==> run a: inputs <==
==> flow/design.v <==
module gain_block( 
	input signed [11:0] ip_data, 
	input ip_clock, 
	input ip_reset, 
	output [11:0] op_data
); 
	parameter signed [11:0] gain = 12'd1024;
	reg signed [11:0] reg_ip_data; 
	always@(posedge ip_clock or negedge ip_reset) begin 
		if(ip_reset == 1'd0) begin 
			reg_ip_data <= 12'd0;
		end else begin  
			reg_ip_data <= ip_data; 
		end 
	end 
	reg signed [11:0] reg_gain;
	wire signed [23:0] wire_gain; 
	assign wire_gain = reg_ip_data * gain;
	always@(posedge ip_clock or negedge ip_reset) begin 
		if(ip_reset == 1'd0) begin 
			reg_gain <= 12'd0;
		end else begin 
			reg_gain <= wire_gain[23:12]; 
		end 
	end 
	assign op_data = reg_gain; 
endmodule 
module abs_block( 
	input signed [11:0] ip_data,
	input ip_clock,
	input ip_reset,
	output [11:0] op_data
); 
	reg signed [11:0] reg_op_abs; 
	always@(posedge ip_clock or negedge ip_reset) begin 
		if(ip_reset == 1'd0) begin 
			reg_op_abs <= 12'd0;
		end else begin 
			if(ip_data < 12'sd0) begin 
				reg_op_abs <= -ip_data;
			end else begin 
				reg_op_abs <= ip_data; 
			end 
		end 
	end 
	assign op_data = reg_op_abs;
endmodule 
module power_estimation(
	input signed [11:0] ip_data,
	input ip_clock,
	input ip_reset,
	output [11:0] op_data
); 
	reg signed [11:0] reg_delay; 
	always@(posedge ip_clock or negedge ip_reset) begin 
		if(ip_reset == 1'd0) begin 
			reg_delay <= 12'd0;
		end else begin 
			reg_delay <= ip_data; 
		end 
	end 
	reg signed [11:0] reg_delay_2; 
	always@(posedge ip_clock or negedge ip_reset) begin 
		if(ip_reset == 1'd0) begin 
			reg_delay_2 <= 12'd0;
		end else begin 
			reg_delay_2 <= reg_delay; 
		end 
	end 
	reg signed [11:0] reg_delay_3; 
	always@(posedge ip_clock or negedge ip_reset) begin 
		if(ip_reset == 1'd0) begin 
			reg_delay_3 <= 12'd0;
		end else begin 
			reg_delay_3 <= reg_delay_2; 
		end 
	end
	reg signed [11:0] reg_delay_4; 
	always@(posedge ip_clock or negedge ip_reset) begin 
		if(ip_reset == 1'd0) begin 
			reg_delay_4 <= 12'd0;
		end else begin 
			reg_delay_4 <= reg_delay_3; 
		end 
	end
	reg signed [11:0] reg_delay_5; 
	always@(posedge ip_clock or negedge ip_reset) begin 
		if(ip_reset == 1'd0) begin 
			reg_delay_5 <= 12'd0;
		end else begin 
			reg_delay_5 <= reg_delay_4; 
		end 
	end
	reg signed [11:0] reg_delay_6; 
	always@(posedge ip_clock or negedge ip_reset) begin 
		if(ip_reset == 1'd0) begin 
			reg_delay_6 <= 12'd0;
		end else begin 
			reg_delay_6 <= reg_delay_5; 
		end 
	end
	reg signed [11:0] reg_delay_7; 
	always@(posedge ip_clock or negedge ip_reset) begin 
		if(ip_reset == 1'd0) begin 
			reg_delay_7 <= 12'd0;
		end else begin 
			reg_delay_7 <= reg_delay_6; 
		end 
	end
	reg signed [11:0] reg_delay_8; 
	always@(posedge ip_clock or negedge ip_reset) begin 
		if(ip_reset == 1'd0) begin 
			reg_delay_8 <= 12'd0;
		end else begin 
			reg_delay_8 <= reg_delay_7; 
		end 
	end
	reg signed [11:0] reg_delay_9; 
	always@(posedge ip_clock or negedge ip_reset) begin 
		if(ip_reset == 1'd0) begin 
			reg_delay_9 <= 12'd0;
		end else begin 
			reg_delay_9 <= reg_delay_8; 
		end 
	end 
	reg signed [11:0] reg_delay_10; 
	always@(posedge ip_clock or negedge ip_reset) begin 
		if(ip_reset == 1'd0) begin 
			reg_delay_10 <= 12'd0;
		end else begin 
			reg_delay_10 <= reg_delay_9; 
		end 
	end
	reg signed [11:0] reg_delay_11; 
	always@(posedge ip_clock or negedge ip_reset) begin 
		if(ip_reset == 1'd0) begin 
			reg_delay_11 <= 12'd0;
		end else begin 
			reg_delay_11 <= reg_delay_10; 
		end 
	end
	reg signed [11:0] reg_delay_12; 
	always@(posedge ip_clock or negedge ip_reset) begin 
		if(ip_reset == 1'd0) begin 
			reg_delay_12 <= 12'd0;
		end else begin 
			reg_delay_12 <= reg_delay_11; 
		end 
	end
	reg signed [11:0] reg_delay_13; 
	always@(posedge ip_clock or negedge ip_reset) begin 
		if(ip_reset == 1'd0) begin 
			reg_delay_13 <= 12'd0;
		end else begin 
			reg_delay_13 <= reg_delay_12; 
		end 
	end
	reg signed [11:0] reg_delay_14; 
	always@(posedge ip_clock or negedge ip_reset) begin 
		if(ip_reset == 1'd0) begin 
			reg_delay_14 <= 12'd0;
		end else begin 
			reg_delay_14 <= reg_delay_13; 
		end 
	end
	reg signed [11:0] reg_delay_15; 
	always@(posedge ip_clock or negedge ip_reset) begin 
		if(ip_reset == 1'd0) begin 
			reg_delay_15 <= 12'd0;
		end else begin 
			reg_delay_15 <= reg_delay_14; 
		end 
	end
	reg signed [11:0] reg_delay_16; 
	always@(posedge ip_clock or negedge ip_reset) begin 
		if(ip_reset == 1'd0) begin 
			reg_delay_16 <= 12'd0;
		end else begin 
			reg_delay_16 <= reg_delay_15; 
		end 
	end 
	reg signed [11:0] reg_delay_17; 
	always@(posedge ip_clock or negedge ip_reset) begin 
		if(ip_reset == 1'd0) begin 
			reg_delay_17 <= 12'd0;
		end else begin 
			reg_delay_17 <= reg_delay_16; 
		end 
	end 
	reg signed [11:0] reg_delay_18; 
	always@(posedge ip_clock or negedge ip_reset) begin 
		if(ip_reset == 1'd0) begin 
			reg_delay_18 <= 12'd0;
		end else begin 
			reg_delay_18 <= reg_delay_17; 
		end 
	end
	reg signed [11:0] reg_delay_19; 
	always@(posedge ip_clock or negedge ip_reset) begin 
		if(ip_reset == 1'd0) begin 
			reg_delay_19 <= 12'd0;
		end else begin 
			reg_delay_19 <= reg_delay_18; 
		end 
	end 
	reg signed [11:0] reg_delay_20; 
	always@(posedge ip_clock or negedge ip_reset) begin 
		if(ip_reset == 1'd0) begin 
			reg_delay_20 <= 12'd0;
		end else begin 
			reg_delay_20 <= reg_delay_19; 
		end 
	end 
	reg signed [11:0] reg_delay_21; 
	always@(posedge ip_clock or negedge ip_reset) begin 
		if(ip_reset == 1'd0) begin 
			reg_delay_21 <= 12'd0;
		end else begin 
			reg_delay_21 <= reg_delay_20; 
		end 
	end
	reg signed [11:0] reg_delay_22; 
	always@(posedge ip_clock or negedge ip_reset) begin 
		if(ip_reset == 1'd0) begin 
			reg_delay_22 <= 12'd0;
		end else begin 
			reg_delay_22 <= reg_delay_21; 
		end 
	end
	reg signed [11:0] reg_delay_23; 
	always@(posedge ip_clock or negedge ip_reset) begin 
		if(ip_reset == 1'd0) begin 
			reg_delay_23 <= 12'd0;
		end else begin 
			reg_delay_23 <= reg_delay_22; 
		end 
	end
	reg signed [11:0] reg_delay_24; 
	always@(posedge ip_clock or negedge ip_reset) begin 
		if(ip_reset == 1'd0) begin 
			reg_delay_24 <= 12'd0;
		end else begin 
			reg_delay_24 <= reg_delay_23; 
		end 
	end
	reg signed [11:0] reg_delay_25; 
	always@(posedge ip_clock or negedge ip_reset) begin 
		if(ip_reset == 1'd0) begin 
			reg_delay_25 <= 12'd0;
		end else begin 
			reg_delay_25 <= reg_delay_24; 
		end 
	end 
	reg signed [11:0] reg_delay_26; 
	always@(posedge ip_clock or negedge ip_reset) begin 
		if(ip_reset == 1'd0) begin 
			reg_delay_26 <= 12'd0;
		end else begin 
			reg_delay_26 <= reg_delay_25; 
		end 
	end 
	reg signed [11:0] reg_delay_27; 
	always@(posedge ip_clock or negedge ip_reset) begin 
		if(ip_reset == 1'd0) begin 
			reg_delay_27 <= 12'd0;
		end else begin 
			reg_delay_27 <= reg_delay_26; 
		end 
	end
	reg signed [11:0] reg_delay_28; 
	always@(posedge ip_clock or negedge ip_reset) begin 
		if(ip_reset == 1'd0) begin 
			reg_delay_28 <= 12'd0;
		end else begin 
			reg_delay_28 <= reg_delay_27; 
		end 
	end 
	reg signed [11:0] reg_delay_29; 
	always@(posedge ip_clock or negedge ip_reset) begin 
		if(ip_reset == 1'd0) begin 
			reg_delay_29 <= 12'd0;
		end else begin 
			reg_delay_29 <= reg_delay_28; 
		end 
	end 
	reg signed [11:0] reg_delay_30; 
	always@(posedge ip_clock or negedge ip_reset) begin 
		if(ip_reset == 1'd0) begin 
			reg_delay_30 <= 12'd0;
		end else begin 
			reg_delay_30 <= reg_delay_29; 
		end 
	end 
	reg signed [11:0] reg_delay_31; 
	always@(posedge ip_clock or negedge ip_reset) begin 
		if(ip_reset == 1'd0) begin 
			reg_delay_31 <= 12'd0;
		end else begin 
			reg_delay_31 <= reg_delay_30; 
		end 
	end 
	reg signed [11:0] reg_sum; 
	wire signed [15:0] wire_sum; 
	assign wire_sum = (ip_data + reg_delay + reg_delay_2 + reg_delay_3 + reg_delay_4 + reg_delay_5 + reg_delay_6 + reg_delay_7 + reg_delay_8 + reg_delay_9 + reg_delay_10
						 + reg_delay_11 + reg_delay_12 + reg_delay_13 + reg_delay_14 + reg_delay_15 + reg_delay_16 + reg_delay_17 + reg_delay_18 + reg_delay_19 + reg_delay_20 
						 + reg_delay_21 + reg_delay_22 + reg_delay_23 + reg_delay_24 + reg_delay_25 + reg_delay_26 + reg_delay_27 + reg_delay_28 + reg_delay_29 + reg_delay_30 + reg_delay_31);
	always@(posedge ip_clock or negedge ip_reset) begin 
		if(ip_reset == 1'd0) begin 
			reg_sum <= 12'd0;
		end else begin 
			reg_sum <= wire_sum[15:4]; 
		end 
	end 
	assign op_data = reg_sum;
endmodule 
module gain_error( 
	input signed [11:0] ip_data, 
	input ip_clock, 
	input ip_reset, 
	output [11:0] op_data
); 
	parameter signed [11:0] reference = 12'd2048; 
	wire signed [11:0] wire_error;  
	reg signed [11:0] reg_error;
	assign wire_error = reference - ip_data;
	always@(posedge ip_clock or negedge ip_reset) begin 
		if(ip_reset == 1'd0) begin 
			reg_error <= 12'd0;
		end else begin 
			reg_error <= wire_error;
		end 
	end 
	assign op_data = reg_error; 
endmodule 
module accumulator( 
	input signed [11:0] ip_data, 
	input ip_clock, 
	input ip_reset, 
	output [11:0] op_data
);  
	reg signed [15:0] reg_sum; 
	reg [4:0] reg_counter;
	always@(posedge ip_clock or negedge ip_reset) begin 
		if(ip_reset == 1'd0) begin 
			reg_sum <= 16'd0; 
			reg_counter <= 5'd0;
		end else begin 
			if(reg_counter == 5'd31) begin 
				reg_sum <= reg_sum;
			end else begin 
				reg_sum <= reg_sum + ip_data; 
			end 
			reg_counter <= reg_counter + 4'd1;
		end 
	end 
	assign op_data = reg_sum[15:4]; 
endmodule 
module product_block(
	input signed [11:0] ip_data, 
	input signed [11:0] ip_data_2,
	input ip_clock, 
	input ip_reset,
	output [11:0] op_data
); 
	reg signed [11:0] reg_product; 
	wire signed [23:0] wire_product; 
	assign wire_product = ip_data * ip_data_2;
	always@(posedge ip_clock or negedge ip_reset) begin 
		if(ip_reset == 1'd0) begin 
			reg_product <= 12'd0;
		end else begin 
			reg_product <= wire_product[23:12]; 
		end 
	end
	assign op_data = reg_product;
endmodule 
module agc_ref_correction(
	input signed [11:0] ip_data, 
	input ip_clock,
	input ip_reset, 
	output [11:0] op_data
); 
	wire signed [11:0] get_op_gain; 
	gain_block gain_block_inst( 
		.ip_data(ip_data), 
		.ip_clock(ip_clock), 
		.ip_reset(ip_reset), 
		.op_data(get_op_gain)
	); 
	wire signed [11:0] get_op_abs; 
	abs_block abs_block_inst(
		.ip_data(get_op_gain), 
		.ip_clock(ip_clock), 
		.ip_reset(ip_reset), 
		.op_data(get_op_abs)
	); 
	wire signed [11:0] get_op_power_est; 
	power_estimation power_estimation_inst( 
		.ip_data(get_op_abs), 
		.ip_clock(ip_clock), 
		.ip_reset(ip_reset), 
		.op_data(get_op_power_est)
	); 
	wire signed [11:0] get_op_gain_error; 
	gain_error gain_error_inst( 
		.ip_data(get_op_power_est), 
		.ip_clock(ip_clock), 
		.ip_reset(ip_reset), 
		.op_data(get_op_gain_error)
	);
	wire signed [11:0] get_op_acc;  
	accumulator accumulator_inst(
		.ip_data(get_op_gain_error), 
		.ip_clock(ip_clock), 
		.ip_reset(ip_reset), 
		.op_data(get_op_acc)
	);
	wire signed [11:0] get_op_product; 
	product_block product_block_inst( 
		.ip_data(ip_data), 
		.ip_data_2(get_op_acc),
		.ip_clock(ip_clock), 
		.ip_reset(ip_reset), 
		.op_data(get_op_product)
	); 
	assign op_data = get_op_product;
endmodule 
==> flow/run.sh <==
#!/bin/bash
# the make line also repeats each setting of config.mk as NAME=value (left out here)
make -C /OpenROAD-flow-scripts/flow DESIGN_CONFIG=/design/flow/config.mk WORK_HOME=/design/flow/orfs CLKGATE_MAP_FILE= finish
==> flow/config.mk <==
export PLATFORM = sky130hd
export DESIGN_NAME = agc_ref_correction
export DESIGN_NICKNAME = agc_ref_correction
export VERILOG_FILES = /design/flow/design.v
export SDC_FILE = /design/flow/constraint.sdc
export NUM_CORES = 4
export LEC_CHECK = 0
export ABC_AREA = 1
export CAP_MARGIN = 20
export CELL_PAD_IN_SITES_DETAIL_PLACEMENT = 1
export CELL_PAD_IN_SITES_GLOBAL_PLACEMENT = 1
export CORE_ASPECT_RATIO = 1.31
export CORE_MARGIN = 2
export CORE_UTILIZATION = 25
export CTS_CLUSTER_SIZE = 62
export MAX_ROUTING_LAYER = met4
export MIN_ROUTING_LAYER = met2
export PLACE_DENSITY_LB_ADDON = 0.27
export SETUP_SLACK_MARGIN = 2.04
export SLEW_MARGIN = 20
export TNS_END_PERCENT = 10
==> flow/constraint.sdc <==
create_clock -name core_clock -period 9.01 [get_ports {ip_clock}]
set_input_delay 1.8020 -clock core_clock [delete_from_list [all_inputs] [get_ports {ip_clock}]]
set_output_delay 1.8020 -clock core_clock [all_outputs]
set_load 0.01 [all_outputs]
==> inputs of run b, as changes to run a <==
==> flow/config.mk (replaced) <==
export PLATFORM = sky130hd
export DESIGN_NAME = agc_ref_correction
export DESIGN_NICKNAME = agc_ref_correction
export VERILOG_FILES = /design/flow/design.v
export SDC_FILE = /design/flow/constraint.sdc
export NUM_CORES = 4
export LEC_CHECK = 0
export ABC_AREA = 0
export CAP_MARGIN = 40
export CELL_PAD_IN_SITES_GLOBAL_PLACEMENT = 2
export CORE_MARGIN = 2
export CORE_UTILIZATION = 61
export MIN_ROUTING_LAYER = met2
export PLACE_DENSITY = 0.93
export SETUP_SLACK_MARGIN = 1.37
export SLEW_MARGIN = 20
==> flow/constraint.sdc (replaced) <==
create_clock -name core_clock -period 6.07 [get_ports {ip_clock}]
set_input_delay 1.2140 -clock core_clock [delete_from_list [all_inputs] [get_ports {ip_clock}]]
set_output_delay 1.2140 -clock core_clock [all_outputs]
set_load 0.01 [all_outputs]
==> qor summary <==
	run b	run a
Number of cells on the critical path	29	30
Fraction of the mapped netlist area in compound gates	2.48%	2.00%
Synthesis area per yosys	28,200 µm²	29,200 µm²
Inverter tally of the final layout excluding the clock network	624	753
Number of DRC markers after the initial detailed-route iteration	2,186	1,495
Outcome	finished with violations	timing/DRC/antenna clean
Reasons for failing layout checks	design-rule violations, negative setup slack	-
MUX share of area	0.151%	0%
Critical Path End	power_estimation_inst.reg_sum[8]	power_estimation_inst.reg_sum[11]
Vert. Die Dim	219 µm	395 µm
Cell count after synthesis	2,200	2,565
Finish-stage setup viols	12	0
Crit path largest cell delay	0.51 ns	0.54 ns
Netlist cell types	58	40
Vias in the first global route	26,900	29,600
Share of synthesized cell area in and, or, nand and nor gates	5.16%	7.82%
Routed len/inst	16.9 µm	15.4 µm
Multi-input combinational gate total	1,087	1,323
